Design cpu, start of the top module:
module cpu(
	input clk,
	input reset,
	input logic [15:0] i_mem_rddata,
	input logic i_mem_wait,  
	input logic i_mem_rddatavalid,  
	output logic [15:0] o_mem_wrdata,
	output logic [15:0] o_mem_addr,
	output logic o_mem_rd,
	output logic o_mem_wr
);
	logic PC_write;
	logic Addr_sel;
	logic mem_rd;
	logic mem_wr;
	logic MDR_load;
	logic IR_load;
	logic OpA_sel;
	logic OpAB_load;
	logic [1:0] ALU_1_sel;
	logic [1:0] ALU_2_sel;
	logic [1:0] ALUop_sel;
	logic ALU_out;
	logic RF_write;
	logic Reg_in;
	logic Flag_write;
	logic RF_write_call;
	logic mov_hi;
	logic N, Z, imm;
	logic [3:0] instr;
	datapath data(
		.rst(reset),
		.clk(clk), 
		.i_mem_rddata(i_mem_rddata),
		.i_PC_write(PC_write),
		.i_Addr_sel(Addr_sel),
		.i_mem_wr(mem_wr),
		.i_MDR_load(MDR_load),
		.i_IR_load(IR_load),
		.i_OpA_sel(OpA_sel),
		.i_OpAB_load(OpAB_load),
		.i_ALU_1_sel(ALU_1_sel),
		.i_ALU_2_sel(ALU_2_sel),
		.i_ALUop_sel(ALUop_sel),
		.i_ALU_out(ALU_out),
		.i_RF_write(RF_write),
		.i_Reg_in(Reg_in),
		.i_Flag_write(Flag_write),
		.i_RF_write_call(RF_write_call),
		.i_mov_hi(mov_hi),
		.o_N(N),
		.o_Z(Z),
		.o_instr(instr),
  ...
Size: roughly 1400 cells after synthesis, roughly 240 flip-flops, ~54 I/O pins, ~13000 µm² of cells after synthesis.
Settings: LEC_CHECK=0, CAP_MARGIN=20, CORE_MARGIN=2, CORE_UTILIZATION=40, CTS_CLUSTER_SIZE=29, GPL_TIMING_DRIVEN=0, HOLD_SLACK_MARGIN=0.17, MAX_ROUTING_LAYER=met5, PLACE_DENSITY_LB_ADDON=0.29, SLEW_MARGIN=20; clock period 4.8 ns.
run.sh (not shown) runs the stock make flow with config.mk's settings and CLKGATE_MAP_FILE=.
The baseline completed, yet does not pass: setup timing.
Change:
- ABC_AREA: default -> 1
- CORE_UTILIZATION: 40 -> 62
- CTS_CLUSTER_SIZE: 29 -> default
- GPL_TIMING_DRIVEN: 0 -> default
- HOLD_SLACK_MARGIN: 0.17 -> default
- MAX_ROUTING_LAYER: met5 -> default
- PLACE_DENSITY_LB_ADDON: 0.29 -> default
- clock period: 4.8 -> 2.13 ns (I/O delays scaled with it)
After rerunning:
- The new run completed, yet does not pass: setup timing
- area after synthesis falls by a few percent
- clock power rises by well over a third
- sequential cell count stays the same
- die area falls by well over a third
- critical path depth rises by 3
- hold slack got worse by 0.25 ns
- wire length rises by a few percent
- power rises to 2.6 times its value
- synthesized cell count rises by roughly a tenth
- non-clock buffer count rises by 193
Change:
- CORE_UTILIZATION: 62 -> 66
- CTS_CLUSTER_DIAMETER: default -> 228
- clock period: 2.13 -> 2.4 ns (I/O delays scaled with it)
Result: The changed run finished but fails on setup timing; utilization came out higher by 1.6 points; total power came out lower by about 6%; sequential power came out lower by 11%.
Change:
- CORE_UTILIZATION: 66 -> 72
- CTS_CLUSTER_DIAMETER: 228 -> 318
- CTS_CLUSTER_SIZE: default -> 96
- clock period: 2.4 -> 2.13 ns (I/O delays scaled with it)
- The changed run did not get past global routing, error GRT-0232
- synthesized area does not change
- die area shrinks by 8.1%
- synthesized cell count stays the same

cpu again, from the RTL that the note above started with.
clock: 2.23 ns
lec_check: 0
abc_area: 1
cap_margin: 20
core_margin: 2
core_utilization: 71
cts_cluster_diameter: 297
cts_cluster_size: 17
place_density_lb_addon: 0.06
setup_slack_margin: -0.11
slew_margin: 20
The baseline died in global routing (5_1_grt), error GRT-0232.
Then changed:
Settings changed: ABC_AREA 1 to default, CORE_UTILIZATION 71 to 40, CTS_CLUSTER_DIAMETER 297 to default, CTS_CLUSTER_SIZE 17 to default, PLACE_DENSITY_LB_ADDON 0.06 to default, SETUP_SLACK_MARGIN -0.11 to default.
Clock period 2.23 ns to 4.73 ns, I/O delays scaled along.
Result:
- The new run finished with timing, DRC and antenna clean
- area after synthesis went up by a few percent
- synthesized cell count went down by roughly a tenth
- die size went up by well over a third
Then changed:
Settings changed: CTS_CLUSTER_SIZE from default to 56, MAX_ROUTING_LAYER from default to met4.
Clock period 4.73 ns to 4.8 ns, I/O delays scaled along.
=> Via count barely changes; non-clock buffer count decreases by 6; sequential share of layout area stays flat; first-iteration DRC count came out higher by 11%; combinational power went down by about 1%; wire length is about the same.
Then changed:
Settings changed: ABC_AREA from default to 1, CORE_UTILIZATION 40 to 72, CTS_CLUSTER_SIZE 56 to default, MAX_ROUTING_LAYER met4 to default.
Clock period 4.8 ns to 4.19 ns, I/O delays scaled along.
=> The new run finished but failed the layout checks on negative setup slack. Global-route usage rose by 18 points. Setup slack degrades by 0.31 ns. Non-clock buffer count fell by 19. Clock-buffer cell count fell by 15. Sequential share of layout area grows by 2.0 points. Via count climbs by roughly a tenth. Wire length came out higher slightly. Register-to-register slack loses 0.31 ns. Design area came out lower by a few percent.
Then changed:
Settings changed: CTS_CLUSTER_DIAMETER from default to 359, CTS_CLUSTER_SIZE from default to 14, SETUP_SLACK_MARGIN from default to 0.45.
Clock period 4.19 ns to 3.91 ns, I/O delays scaled along.
=> The new run finished but fails on negative setup slack. Sequential power is higher by a few percent. Fmax is higher by a few percent. Routed wire length is lower slightly. Power is higher by roughly a tenth. Flip-flop count stays the same. Via count is higher slightly. Hold slack gets better by 0.0064 ns. Worst setup slack gets worse by 0.12 ns. Die area stays the same. Synthesized area stays the same. Design area is higher slightly.
Then changed:
Settings changed: ABC_AREA 1 to default, CORE_UTILIZATION 72 to 65, CTS_CLUSTER_DIAMETER 359 to default, CTS_CLUSTER_SIZE 14 to default, SETUP_SLACK_MARGIN 0.45 to default.
Clock period 3.91 ns to 3.26 ns, I/O delays scaled along.
Effect: The changed run completed, yet does not pass: negative setup slack; cell count came out lower by 2.7%; core utilization went down by 1.8 points; routed wire length came out higher by 1.7%; combinational power goes up by about 34%; power rises by 33%; cell area rises by 10%; setup slack is worse by 0.95 ns; die size is higher by about 13%; sequential share of layout area decreases by 4.0 points; hold slack gets worse by 0.069 ns; sequential power is higher by about 22%.
Power is estimated from default activity; no workload was simulated.
